==> flow/design.v <==
`timescale 1ns / 1ps
module alu_top(
    input             clk,
    input      [31:0] a_in,
    input      [31:0] b_in,
    input      [3:0]  aluc_in,
    output reg [31:0] r_out,
    output reg        zero_out,
    output reg        overflow_out
    );
    reg  [31:0] a_q, b_q;
    reg  [3:0]  aluc_q;
    wire [31:0] r;
    wire        zero, overflow;
    alu u_alu(.a(a_q), .b(b_q), .overflow(overflow), .zero(zero), .r(r), .aluc(aluc_q));
    always @(posedge clk) begin
        a_q          <= a_in;
        b_q          <= b_in;
        aluc_q       <= aluc_in;
        r_out        <= r;
        zero_out     <= zero;
        overflow_out <= overflow;
    end
endmodule

`timescale 1ns / 1ps
module alu(
    input [31:0]a,
    input [31:0]b,
    output overflow,
    output zero,
    output [31:0]r,
    input [3:0] aluc   
    );
    parameter Add    =    3'b000;     
    parameter Addu    =    3'b010;     
    parameter Sub    =     3'b001;     
    parameter Subu    =    3'b011;     
    parameter And    =    3'b100;     
    parameter Or    =    3'b101;     
    parameter Xor    =    3'b110;     
	 parameter Lui1    =    3'b111;     
	 wire signed [31:0] sa=a,sb=b;
	 reg [32:0]result;
always@(*)begin
        case(aluc)
            Addu: begin
                result=a+b;
            end
            Subu: begin
                result=a-b;
            end
            Add: begin
                result=sa+sb;
            end
            Sub: begin
                result=sa-sb;
            end
            And: begin
                result=a&b;
            end
            Or: begin
                result=a|b;
            end
            Xor: begin
                result=a^b;
            end
            Lui1: begin
				result = {b[15:0], 16'b0};
				end
            default:
                result=a+b;
        endcase
    end
    assign r=result[31:0];
    assign zero=(r==32'b0)?1:0;
    assign overflow=result[32];
endmodule
==> flow/config.mk <==
export PLATFORM = sky130hd
export DESIGN_NAME = alu_top
export DESIGN_NICKNAME = alu_top
export VERILOG_FILES = /design/flow/design.v
export SDC_FILE = /design/flow/constraint.sdc
export NUM_CORES = 4
export LEC_CHECK = 0
export CAP_MARGIN = 20
export CORE_MARGIN = 2
export CORE_UTILIZATION = 40
export GPL_ROUTABILITY_DRIVEN = 1
export GPL_TIMING_DRIVEN = 0
export PLACE_DENSITY_LB_ADDON = 0.12
export SLEW_MARGIN = 35
==> flow/constraint.sdc <==
create_clock -name core_clock -period 6.54 [get_ports {clk}]
set_input_delay 1.3080 -clock core_clock [delete_from_list [all_inputs] [get_ports {clk}]]
set_output_delay 1.3080 -clock core_clock [all_outputs]
set_load 0.01 [all_outputs]
run.sh (not shown) runs the stock make flow with config.mk's settings and CLKGATE_MAP_FILE=.
Next try:
Settings changed: CORE_UTILIZATION 40 to 66, CTS_CLUSTER_DIAMETER set to 62, GPL_ROUTABILITY_DRIVEN 1 to unset, GPL_TIMING_DRIVEN 0 to unset, PLACE_DENSITY_LB_ADDON 0.12 to unset, SLEW_MARGIN 35 to 20.
Clock period 6.54 ns to 4.88 ns, I/O delays scaled along.
Effect: With this change the flow ran to the end with violations: negative setup slack; register-to-register slack loses 1.2 ns; die area shrinks by 39%; wire length increases by 24%; final area increases by about 12%; global-route usage went up by 22 points; non-clock buffer count climbs by 176; worst setup slack got worse by 1.2 ns; power is higher by 53%; sequential power climbs by about 33%.
Next try:
Settings changed: CORE_UTILIZATION 66 to 72, CTS_CLUSTER_DIAMETER 62 to 52, PLACE_DENSITY set to 0.4.
Clock period 4.88 ns to 5.48 ns, I/O delays scaled along.
Outcome: This time the run aborted during global routing (5_1_grt); area after synthesis does not change; die area falls by a little under a tenth; synthesized cell count is unchanged.

---

Starts from the design.v that is shown in full above.
export LEC_CHECK = 0
export ABC_AREA = 1
export CAP_MARGIN = 20
export CORE_MARGIN = 2
export CORE_UTILIZATION = 64
export SLEW_MARGIN = 20
create_clock -name core_clock -period 6.85 [get_ports {clk}]
Rerun with:
--- a/flow/config.mk
+++ b/flow/config.mk
@@ -8 +7,0 @@
-export ABC_AREA = 1
@@ -11 +10,3 @@
-export CORE_UTILIZATION = 64
+export CORE_UTILIZATION = 71
+export CTS_CLUSTER_SIZE = 58
+export PLACE_DENSITY = 0.67
==> flow/constraint.sdc (replaced) <==
create_clock -name core_clock -period 5.0 [get_ports {clk}]
set_input_delay 1.0000 -clock core_clock [delete_from_list [all_inputs] [get_ports {clk}]]
set_output_delay 1.0000 -clock core_clock [all_outputs]
set_load 0.01 [all_outputs]
=>
- With this change the flow failed in global routing
- area after synthesis went down by about 11%
- die size went down by about 20%
- synthesized cell count went down by 35%

---

RTL: the design.v shown in full above, as it stands there.
clock: 5.48 ns
lec_check: 0
cap_margin: 20
core_margin: 2
core_utilization: 72
cts_cluster_diameter: 52
place_density: 0.37
slew_margin: 20
The starting point failed in global routing (5_1_grt).
Change:
- CORE_UTILIZATION: 72 -> 40
- CTS_CLUSTER_DIAMETER: 52 -> unset
- PLACE_DENSITY: 0.37 -> unset
- clock period: 5.48 -> 6.0 ns (I/O delays scaled with it)
After rerunning: With this change the flow finished clean. Die size rose by 77%. Synthesized cell count does not change. Area after synthesis does not change.
Change:
- ABC_AREA: unset -> 0
- CORE_ASPECT_RATIO: unset -> 0.5
- CORE_MARGIN: 2 -> 9
- CORE_UTILIZATION: 40 -> 58
- CTS_CLUSTER_DIAMETER: unset -> 232
- CTS_CLUSTER_SIZE: unset -> 100
- TNS_END_PERCENT: unset -> 5
What happened: Routed wire length climbs by 3.0%; utilization rises by 25 points; worst hold slack got worse by 85 ps; via count grows by 6.1%; clock skew hardly moves.
Change:
- ABC_AREA: 0 -> unset
- CORE_ASPECT_RATIO: 0.5 -> unset
- CORE_MARGIN: 9 -> 2
- CORE_UTILIZATION: 58 -> 72
- CTS_CLUSTER_DIAMETER: 232 -> unset
- CTS_CLUSTER_SIZE: 100 -> unset
- PLACE_DENSITY: unset -> 0.66
- TNS_END_PERCENT: 5 -> unset
- clock period: 6.0 -> 5.81 ns (I/O delays scaled with it)
Now the flow finished with negative setup slack left. Fmax went down by 1.7%. Critical path depth went down by 2. Cell area went up by 0.63%. Via count went up by 7.9%. Worst setup slack gets worse by 290 ps. First-iteration DRC count went up by 48%. Cell count went down by 1.3%.
Change:
- CORE_UTILIZATION: 72 -> 66
- PLACE_DENSITY: 0.66 -> unset
- clock period: 5.81 -> 4.88 ns (I/O delays scaled with it)
The new run finished but failed the layout checks on negative setup slack.
Wire length grows by 17%.
Cell count grows by 13%.
Fmax grows by 1.3%.
Cell area grows by 12%.
Clock skew is about the same.
Global-route usage grows by 2.7 points.
Worst hold slack barely changes.
Change:
- CORE_UTILIZATION: 66 -> 20
- clock period: 4.88 -> 5.73 ns (I/O delays scaled with it)
Outcome: Now the flow completed with no timing, DRC or antenna violations; non-clock buffer count shrinks by 157; area after synthesis is unchanged; sequential share of layout area grows by 0.85 points; worst hold slack gets worse by 11 ps.

---

// alu_top: RTL as listed in full above, without the edits since
make LEC_CHECK=0 CAP_MARGIN=40 CORE_MARGIN=2 CORE_UTILIZATION=72 CTS_CLUSTER_DIAMETER=51 CTS_CLUSTER_SIZE=23 PLACE_DENSITY=0.67 SLEW_MARGIN=20 finish   # period 5.42 ns
The baseline completed and failed the layout checks on negative setup slack.
Next try:
CAP_MARGIN = 0   (was 40)
CTS_CLUSTER_SIZE = 37   (was 23)
The new run finished but fails on negative setup slack.
Synthesized cell count stays the same.
Power is unchanged.
Clock skew stays the same.
Routed wire length is unchanged.
Next try:
CAP_MARGIN = 20   (was 0)
CTS_CLUSTER_DIAMETER = 62   (was 51)
CTS_CLUSTER_SIZE = default   (was 37)
PLACE_DENSITY = 0.66   (was 0.67)
clock period = 5.73 ns   (was 5.42 ns; I/O delays follow)
The changed run ran to the end with violations: negative setup slack.
Final area came out lower by 2.1%.
Die area is unchanged.
Count of clock-buffer cells in the layout fell by 1.
Routed wire length came out lower by 0.42%.
Maximum frequency went down by 2.7%.
Synthesized area stays the same.
Cell count falls by 2.6%.
Global-route usage barely changes.
Hold slack got worse by 0.053 ns.
Power fell by 4.1%.
First-iteration DRC count fell by 5.3%.

---

== build 96 ==
Starts from the design.v that is shown in full above.
==> flow/config.mk <==
export PLATFORM = sky130hd
export DESIGN_NAME = alu_top
export DESIGN_NICKNAME = alu_top
export VERILOG_FILES = /design/flow/design.v
export SDC_FILE = /design/flow/constraint.sdc
export NUM_CORES = 4
export LEC_CHECK = 0
export CAP_MARGIN = 20
export CORE_MARGIN = 2
export CORE_UTILIZATION = 40
export CTS_CLUSTER_SIZE = 100
export SLEW_MARGIN = 20
export TNS_END_PERCENT = 5
==> flow/constraint.sdc <==
create_clock -name core_clock -period 6.0 [get_ports {clk}]
set_input_delay 1.2000 -clock core_clock [delete_from_list [all_inputs] [get_ports {clk}]]
set_output_delay 1.2000 -clock core_clock [all_outputs]
set_load 0.01 [all_outputs]
[inputs] build 70 vs build 96
Settings: a change of CORE_MARGIN from 2 to 8; an added CORE_ASPECT_RATIO of 0.5; a change of CORE_UTILIZATION from 40 to 58; a deleted CTS_CLUSTER_SIZE that had been 100.
==> comparison <==
Build 70: PASS, flow complete, no timing, DRC or antenna violations
Between build 70 and build 96, it is build 70 whose core utilization before placement is higher, by 19 points.
Summary of build 70 over build 96: proportion of power drawn by the clock network went up by 1.7 points, final critical delay including setup and external delays higher, clock latency at the later pin of the worst-skew pair about even, fmax lost about 2.8%.
For build 79, these inputs were changed with respect to build 70:
Settings: clearing CORE_ASPECT_RATIO, which used to be 0.5; swapping 58 for 40 in CORE_UTILIZATION; putting CTS_CLUSTER_SIZE at 98 where nothing was set; swapping 8 for 2 in CORE_MARGIN.
## What came out
Changes observed in build 79 relative to build 70: design area held steady; power density over the cells went down 2.1%; floorplan die area picked up an extra 19%. Non-clock buffer instance count of the final layout, build 79 vs build 70: up by a few percent. The higher reg-to-reg setup timing slack of build 79 and build 70 is in build 79.
The inputs of build 16 differ from those of build 79 as listed below.
Settings: a change of CTS_CLUSTER_SIZE from 98 to 100; a change of CORE_UTILIZATION from 40 to 67.
Notes after the runs:
- Total vias in the final route deteriorates in build 16 relative to build 79.
- Share of final layout cell area taken by non-clock buffers is higher on build 79
- Build 16 vs build 79 — synthesis-to-finish area growth dropped 1.8 points.
- Est. power | build 16 vs build 79 | build 16 higher
- On total global-route track usage: between build 79 and build 16, it ends up lower for build 79.
- On met3 routing resource usage after global routing: between build 79 and build 16, it ends up higher for build 16.
Input-level comparison between build 82 and build 16:
Settings: changing CORE_MARGIN from 2 to 9; setting ABC_AREA to 1 for the first time; setting CTS_CLUSTER_DIAMETER to 345 for the first time; setting CORE_ASPECT_RATIO to 1.8 for the first time; changing CORE_UTILIZATION from 67 to 58.
Findings:
[diff] global-route wire length before repair, build 82 relative to build 16: regression
The area share of and/or/nand/nor cells after synthesis reported for build 82 is greater than that of build 16 by 21 points.
Of the two values seen for dominant combinational cell family by area after synthesis, AND-OR/OR-AND gates was produced by build 16 and simple AND/OR/NAND/NOR gates by build 82.
Taking build 16 as the reference, in build 82 internal power has decreased; detailed placer's ending HPWL saw an increase; clock-pin slew reported for the worst setup and hold paths after clock tree synthesis did not really move; peak supply drop lost 20%.
Here is what was changed in the inputs of build 68 compared with build 82.
Settings: changing ABC_AREA from 1 to 0; changing CTS_CLUSTER_DIAMETER from 345 to 232; setting PLACE_DENSITY to 0.92 for the first time; changing CORE_ASPECT_RATIO from 1.8 to 0.5; setting SETUP_SLACK_MARGIN to -0.35 for the first time.
--- outcome ---
The lower synthesized area of build 68 and build 82 is in build 68. Summary of build 68 over build 82: final critical-path required period increased by 1.24 ns relative to the old numbers, number of nets at the end of the flow decreased by 30% relative to the old numbers, share of final layout cell area taken by non-clock buffers increased by 3.1 points relative to the old numbers. For build 68, the prevailing logic family in the synthesized netlist was AND-OR/OR-AND gates, unlike build 82, where it was simple AND/OR/NAND/NOR gates. Looking at build 68 and build 82, the clock skew is a wash. Per-cell via count in the routed design: higher on build 68. What the final checks of build 68 revealed, after a flow that finished every stage, was a layout that fails on negative setup slack.

---

Setup of job 2081:
// alu_top: RTL as listed in full above, without the edits since
Settings: LEC_CHECK=0, CAP_MARGIN=40, CORE_MARGIN=2, CORE_UTILIZATION=72, CTS_CLUSTER_DIAMETER=62, CTS_CLUSTER_SIZE=20, PLACE_DENSITY_LB_ADDON=0.28, SLEW_MARGIN=40; clock period 5.37 ns.
Job 2081 did not finish; a tool error ended it in global routing (5_1_grt).
For job 5445, these inputs were changed with respect to job 2081:
diff --git a/flow/config.mk b/flow/config.mk
--- a/flow/config.mk
+++ b/flow/config.mk
@@ -10,5 +10,5 @@
 export CORE_UTILIZATION = 72
-export CTS_CLUSTER_DIAMETER = 62
+export CTS_CLUSTER_DIAMETER = 93
 export CTS_CLUSTER_SIZE = 20
-export PLACE_DENSITY_LB_ADDON = 0.28
-export SLEW_MARGIN = 40
+export PLACE_DENSITY = 0.8
+export SLEW_MARGIN = 20
==> flow/constraint.sdc <==
create_clock -name core_clock -period 5.5 [get_ports {clk}]
set_input_delay 1.1000 -clock core_clock [delete_from_list [all_inputs] [get_ports {clk}]]
set_output_delay 1.1000 -clock core_clock [all_outputs]
set_load 0.01 [all_outputs]
Findings:
Every stage of job 5445 finished as expected; the final checks, on the other hand, flagged negative setup slack, which means the layout fails.
Diff job 5445..job 2081 | synthesized-area fraction occupied by and/or/nand/nor cells | unchanged
In terms of portion of netlist area occupied by mux cells, job 5445 and job 2081 differ only marginally.
Job 5445 vs. job 2081: post-placement setup slack climbed 0.28 ns, post-CTS resize count went down 5.
Job 5445 -> job 2081: instance tally after logic synthesis delta 0, exact match
Diff job 5445..job 2081 | top-level I/O count | negligible
Post-detailed-placement half-perimeter wirelength went down by a few percent going from job 2081 to job 5445.
Job 2081 → job 5445: instance count after placement with tap cells included saw a decrease, number of CTS-inserted buffers essentially unchanged, number of buffers inserted to repair setup after CTS shrank by 16, count of hold buffers inserted by post-cts repair shows no meaningful change.
Edits applied to the flow inputs when going from job 5445 to job 4983:
diff --git a/flow/config.mk b/flow/config.mk
--- a/flow/config.mk
+++ b/flow/config.mk
@@ -10,5 +10,5 @@
 export CORE_UTILIZATION = 72
-export CTS_CLUSTER_DIAMETER = 93
+export CTS_CLUSTER_DIAMETER = 62
 export CTS_CLUSTER_SIZE = 20
-export PLACE_DENSITY = 0.8
+export PLACE_DENSITY = 0.66
 export SLEW_MARGIN = 20
==> flow/constraint.sdc <==
create_clock -name core_clock -period 5.38 [get_ports {clk}]
set_input_delay 1.0760 -clock core_clock [delete_from_list [all_inputs] [get_ports {clk}]]
set_output_delay 1.0760 -clock core_clock [all_outputs]
set_load 0.01 [all_outputs]
### Flow results
In the flow results for job 4983 and job 5445, the number of antenna violations at the first check in global routing is larger on job 4983. Job 5445 reports its source of the critical timing path as b_q[10]$_DFF_P_ while job 4983 reports b_q[2]$_DFF_P_. Cell area after synthesis: job 5445 vs job 4983 identical. Reported for job 4983 and job 5445, number of sinks handled by clock tree synthesis turned out identical to the last digit. The final report for job 4983 shows a completed flow and a layout that fails verification, specifically negative setup slack. Complete run, failing final checks: job 5445, reason negative setup slack. On part of the total power dissipated in combinational logic: between job 4983 and job 5445, it ends up lower for job 5445.
diff inputs: job 4983 => job 4205
diff --git a/flow/config.mk b/flow/config.mk
--- a/flow/config.mk
+++ b/flow/config.mk
@@ -10,5 +10,6 @@
 export CORE_UTILIZATION = 72
-export CTS_CLUSTER_DIAMETER = 62
+export CTS_CLUSTER_DIAMETER = 93
 export CTS_CLUSTER_SIZE = 20
-export PLACE_DENSITY = 0.66
+export HOLD_SLACK_MARGIN = 0.13
+export PLACE_DENSITY = 0.8
 export SLEW_MARGIN = 20
==> flow/constraint.sdc <==
create_clock -name core_clock -period 5.5 [get_ports {clk}]
set_input_delay 1.1000 -clock core_clock [delete_from_list [all_inputs] [get_ports {clk}]]
set_output_delay 1.1000 -clock core_clock [all_outputs]
set_load 0.01 [all_outputs]
==> results <==
[diff] wire length, job 4205 relative to job 4983: improvement
[compare] base=job 4983 new=job 4205: number of distinct library cells after synthesis comparable, register-to-register slack went up 0.18 ns.
Between job 4983 and job 4205, sequential group share of total power is higher for job 4205, job 4983 comes in under that.
On fraction of cell area in non-clock buffers: job 4205 sits below job 4983.
Final cell count: job 4205 vs job 4983 down 20
Going from job 4983 to job 4205, fraction of the cycle the final worst path needs shrinks by 3.4 points.
Re total power: job 4983 was higher than job 4205.
Taking job 4983 as the reference, in job 4205 final period demand of the worst path saw a decrease; estimated wirelength of the detail-placed design saw a decrease.
Not one of job 4983 and job 4205 finished clean.
Nothing crashed in job 4205 and all stages finished; the problem is that the final layout failed, the offending checks being negative setup slack.
Although job 4983 finished all stages, its layout failed final checks on negative setup slack.
### job 4205 -> job 2986
==> flow/config.mk <==
export PLATFORM = sky130hd
export DESIGN_NAME = alu_top
export DESIGN_NICKNAME = alu_top
export VERILOG_FILES = /design/flow/design.v
export SDC_FILE = /design/flow/constraint.sdc
export NUM_CORES = 4
export LEC_CHECK = 0
export CAP_MARGIN = 20
export CORE_MARGIN = 2
export CORE_UTILIZATION = 72
export CTS_CLUSTER_DIAMETER = 52
export PLACE_DENSITY = 0.37
export SLEW_MARGIN = 20
==> flow/constraint.sdc <==
create_clock -name core_clock -period 5.34 [get_ports {clk}]
set_input_delay 1.0680 -clock core_clock [delete_from_list [all_inputs] [get_ports {clk}]]
set_output_delay 1.0680 -clock core_clock [all_outputs]
set_load 0.01 [all_outputs]
==> results <==
Layout checks on job 2986: not met. Flow itself completed; violations: negative setup slack.
From the logs: job 4205 reached the end of the flow and failed the layout checks with negative setup slack.
[diff] setup slack of the critical path after layout, job 2986 relative to job 4205: regression
Job 2986 ended with more power than job 4205.
Met3 layer usage reported by global route: job 2986 higher than job 4205
Going from job 4205 to job 2986, the number of buffers inserted to repair setup after CTS was found to have gone up by 4.
When job 2986 is set beside job 4205, its number of buffer and inverter stages on the critical path turns out to be 2 smaller.
Inputs modified between job 2986 and job 7058:
diff --git a/flow/config.mk b/flow/config.mk
--- a/flow/config.mk
+++ b/flow/config.mk
@@ -10,4 +10,5 @@
 export CORE_UTILIZATION = 72
-export CTS_CLUSTER_DIAMETER = 52
-export PLACE_DENSITY = 0.37
+export CTS_CLUSTER_DIAMETER = 51
+export CTS_CLUSTER_SIZE = 58
+export PLACE_DENSITY = 0.67
 export SLEW_MARGIN = 20
==> flow/constraint.sdc <==
create_clock -name core_clock -period 5.42 [get_ports {clk}]
set_input_delay 1.0840 -clock core_clock [delete_from_list [all_inputs] [get_ports {clk}]]
set_output_delay 1.0840 -clock core_clock [all_outputs]
set_load 0.01 [all_outputs]
Job 7058 finished every stage; the final checks, however, were not passed, the failures being negative setup slack.
Job 2986 -> job 7058: number of nets in the layout flat
First-pass iteration count of the detailed router (lower): job 2986
Compared with job 2986, in job 7058 TritonCTS buffer count level; power moved down; setup slack moved up.
Job 2986 → job 7058: minimum clock period after layout shrank by 0.066 ns, global-route usage lower, non-clock buffer contribution to total cell area ~0 delta.
Job 7058 vs. job 2986: post-route worst hold slack higher; core occupancy in the finished layout lower; routed metal-1 wire length roughly the same.
Power is estimated from default activity; no workload was simulated.
